==> run a: inputs <==
==> flow/design.v <==
`timescale 1ns / 1ps
module conv (
input [4:0] stride,
input  conv_enable, 
output reg [18:0] address1 , address2, write_address,
output reg end_reach, full_conv_end, dot_sum_end,
input clk,
input reset,
input [9:0] w1 ,h1,w2,h2,
output reg [9:0] width, height
  );
reg [9:0] H1_index_outer , V1_index_outer ;
reg [5:0]	v1_index_inner , h1_index_inner ;
reg dot_sum_start ;
always @ (posedge clk) begin	 
		if (reset) begin
			H1_index_outer = 0;
			V1_index_outer = 0;
			v1_index_inner = 0;
			h1_index_inner = 0;
			address1 = 0;
			address2 = 0;
			write_address = 0;
			end_reach = 0;
			dot_sum_end = 0;
			dot_sum_start = 1;
			full_conv_end = 0;
			width = 0;
			height = 0;
		end
		else if (conv_enable) begin
				if (dot_sum_start) begin
						v1_index_inner = 0;
						h1_index_inner = 0;
						dot_sum_start = 0;
						dot_sum_end =0;
				end	
				if (!full_conv_end) begin
					address1 = address1 + 2'b01;
					h1_index_inner = h1_index_inner + 2'b01 ;
					if (h1_index_inner == w2) begin			 
						v1_index_inner = v1_index_inner + 1;
						h1_index_inner = 6'b0;								
						address1 = (v1_index_inner + V1_index_outer )* w1 + H1_index_outer;
					end	
					if (v1_index_inner == h2) begin			 
						H1_index_outer = H1_index_outer + stride;
						address1 = V1_index_outer * w1 + H1_index_outer ;
						dot_sum_start = 1;
						dot_sum_end =1;
						v1_index_inner = 6'b0;
					end
					if ((H1_index_outer + w2) > w1	) begin		 
						width = H1_index_outer;
						dot_sum_start = 1;
						V1_index_outer = V1_index_outer + stride;
						H1_index_outer = 10'b0000000000;
						address1 = V1_index_outer * w1;
					end
					if (address1 == h1*w1 ) 		full_conv_end = 1;		 
					if ((address1 + 1) == h1*w1 ) 		height = V1_index_outer + 1;
					address2 = v1_index_inner*w2 + h1_index_inner;
					if (dot_sum_start)	write_address	= write_address + 1;
				end
		end
    end
endmodule 
==> flow/run.sh <==
#!/bin/bash
# the make line also repeats each setting of config.mk as NAME=value (left out here)
make -C /OpenROAD-flow-scripts/flow DESIGN_CONFIG=/design/flow/config.mk WORK_HOME=/design/flow/orfs CLKGATE_MAP_FILE= finish
==> flow/config.mk <==
export PLATFORM = sky130hd
export DESIGN_NAME = conv
export DESIGN_NICKNAME = conv
export VERILOG_FILES = /design/flow/design.v
export SDC_FILE = /design/flow/constraint.sdc
export NUM_CORES = 4
export LEC_CHECK = 0
export CAP_MARGIN = 0
export CORE_ASPECT_RATIO = 1.19
export CORE_MARGIN = 5
export CORE_UTILIZATION = 32
export CTS_CLUSTER_SIZE = 91
export GPL_ROUTABILITY_DRIVEN = 0
export MAX_ROUTING_LAYER = met4
export MIN_ROUTING_LAYER = met1
export SETUP_SLACK_MARGIN = -0.85
export SLEW_MARGIN = 20
==> flow/constraint.sdc <==
create_clock -name core_clock -period 16.5 [get_ports {clk}]
set_input_delay 3.3000 -clock core_clock [delete_from_list [all_inputs] [get_ports {clk}]]
set_output_delay 3.3000 -clock core_clock [all_outputs]
set_load 0.01 [all_outputs]
==> inputs of run b, as changes to run a <==
Settings changed: CELL_PAD_IN_SITES_GLOBAL_PLACEMENT from default to 0, CORE_ASPECT_RATIO 1.19 to 0.99, CORE_MARGIN 5 to 2, CORE_UTILIZATION 32 to 72, CTS_CLUSTER_DIAMETER from default to 192, CTS_CLUSTER_SIZE 91 to 59, GPL_ROUTABILITY_DRIVEN 0 to default, MIN_ROUTING_LAYER met1 to default, PLACE_DENSITY from default to 0.65, SETUP_SLACK_MARGIN -0.85 to default.
==> flow/constraint.sdc (replaced) <==
create_clock -name core_clock -period 9.32 [get_ports {clk}]
set_input_delay 1.8640 -clock core_clock [delete_from_list [all_inputs] [get_ports {clk}]]
set_output_delay 1.8640 -clock core_clock [all_outputs]
set_load 0.01 [all_outputs]
==> inputs of run c, as changes to run a <==
Settings changed: CAP_MARGIN 0 to 20, CORE_ASPECT_RATIO 1.19 to default, CORE_MARGIN 5 to 2, CORE_UTILIZATION 32 to 58, CTS_CLUSTER_SIZE 91 to default, GPL_ROUTABILITY_DRIVEN 0 to default, MAX_ROUTING_LAYER met4 to default, MIN_ROUTING_LAYER met1 to default, SETUP_SLACK_MARGIN -0.85 to default.
==> flow/constraint.sdc (replaced) <==
create_clock -name core_clock -period 5.9 [get_ports {clk}]
set_input_delay 1.1800 -clock core_clock [delete_from_list [all_inputs] [get_ports {clk}]]
set_output_delay 1.1800 -clock core_clock [all_outputs]
set_load 0.01 [all_outputs]
==> results <==
quantity	run b	run c	run a
Length of the first detailed-routing pass in iterations	6	7	7
Result of the run	complete, but fails checks	complete, but fails checks	complete, no violations
Reasons for failing layout checks	setup timing	setup timing	-
Via-to-Cell Ratio	6.26	5.72	4.98
Met2 capacity usage during global routing	75.5%	60.9%	31.3%
Resized cells post-CTS	88	155	0
Maximum vdd drop	217 µV	322 µV	75.6 µV
Core utilization of the finished layout	89.0%	81.5%	35.9%
Stage delay of the slowest cell on the critical path	510 ps	420 ps	800 ps
Plain + repair buffers	492	805	168
Effective utilization at floorplan	73.2%	58.9%	32.4%
Layout-stage area growth over the synthesis result	21.7%	38.3%	10.9%
Fin area	29300 µm²	33300 µm²	26700 µm²
Overall power consumption	0.00467 W	0.00835 W	0.00212 W
GRT Total Usage	46.3%	36.2%	18.0%
Number of multi-input combinational cells	2269	2270	2269
Cycle use final	102%	152%	80.1%
Share of total power in combinational logic	80.1%	82.0%	73.4%
Setup slack of the critical path after layout	-186 ps	-3090 ps	3280 ps
Endpoint of the most critical setup path	height[1]	height[3]	height[5]
Power per Cell Area	159 nW/µm²	250 nW/µm²	79.4 nW/µm²
End of the worst hold path	address2[13]	address2[12]	address2[6]
Clock latency at the later pin of the worst-skew pair	390 ps	410 ps	400 ps
Seq/total area	7.51%	6.62%	8.23%
Sw power	0.00226 W	0.00391 W	0.00108 W

* * *

==> v24: inputs <==
Starts from the design.v that is shown in full above.
export LEC_CHECK = 0
export CAP_MARGIN = 20
export CORE_MARGIN = 2
export CORE_UTILIZATION = 72
export CTS_CLUSTER_DIAMETER = 294
export CTS_CLUSTER_SIZE = 97
export PLACE_DENSITY = 0.42
export SLEW_MARGIN = 20
export TNS_END_PERCENT = 30
create_clock -name core_clock -period 6.1 [get_ports {clk}]
run.sh (not shown) runs the stock make flow with config.mk's settings and CLKGATE_MAP_FILE=.
==> inputs of v5, as changes to v24 <==
Settings changed: CORE_UTILIZATION 72 to 40, CTS_CLUSTER_DIAMETER 294 to not set, CTS_CLUSTER_SIZE 97 to not set, PLACE_DENSITY 0.42 to not set, TNS_END_PERCENT 30 to not set.
==> flow/constraint.sdc (replaced) <==
create_clock -name core_clock -period 11.0 [get_ports {clk}]
set_input_delay 2.2000 -clock core_clock [delete_from_list [all_inputs] [get_ports {clk}]]
set_output_delay 2.2000 -clock core_clock [all_outputs]
set_load 0.01 [all_outputs]
==> inputs of v9, as changes to v24 <==
Settings changed: ABC_AREA set to 1, CTS_CLUSTER_DIAMETER 294 to 211, CTS_CLUSTER_SIZE 97 to 100, PLACE_DENSITY 0.42 to not set, TNS_END_PERCENT 30 to not set.
==> flow/constraint.sdc (replaced) <==
create_clock -name core_clock -period 8.4 [get_ports {clk}]
set_input_delay 1.6800 -clock core_clock [delete_from_list [all_inputs] [get_ports {clk}]]
set_output_delay 1.6800 -clock core_clock [all_outputs]
set_load 0.01 [all_outputs]
==> qor summary <==
Via Count: v9 28480; v5 20610; v24 -
Most heavily used metal layer in global routing: v9 met2; v5 met2; v24 -
Cell type with the highest occurrence count on the critical path: v9 sky130_fd_sc_hd__nand2_2; v5 sky130_fd_sc_hd__fa_1; v24 -
Resized cells post-CTS: v9 108; v5 0; v24 -
Yosys xor share: v9 4.929%; v5 7.944%; v24 7.944%
Area of the synthesized netlist per yosys stat: v9 24670 um2; v5 24110 um2; v24 24110 um2
Cell internal power dissipation: v9 3.527 mW; v5 1.580 mW; v24 -
N_diodes: v9 0; v5 0; v24 -
Tool warnings: v9 33; v5 28; v24 -
CORE AREA: v9 33620 um2; v5 60020 um2; v24 33280 um2
Reg-to-reg endpoint: v9 height[2]$_SDFFE_PP0P_; v5 height[6]$_SDFFE_PP0P_; v24 -
Cell kind with the greatest summed area: v9 multi-input combinational cells; v5 multi-input combinational cells; v24 -
Violation count after the first detailed-route iteration: v9 4699; v5 1253; v24 -
Total net switching power: v9 4.121 mW; v5 1.662 mW; v24 -
Compound-Gate Fraction of Synth Area: v9 8.433%; v5 10.75%; v24 10.75%
Number of design rule violations left after detail routing: v9 0; v5 0; v24 -
Post-synthesis adder-cell area fraction: v9 40.41%; v5 41.34%; v24 41.34%
Run status: v9 complete, but fails checks; v5 timing/DRC/antenna clean; v24 did not finish
Stage where the flow stopped: v9 -; v5 -; v24 4_1_cts
Violated checks: v9 negative setup slack; v5 -; v24 -
Aggregate negative setup slack: v9 -12.44 ns; v5 0 ns; v24 -
Power figures rest on the tool's default switching activity, not on a simulated workload.
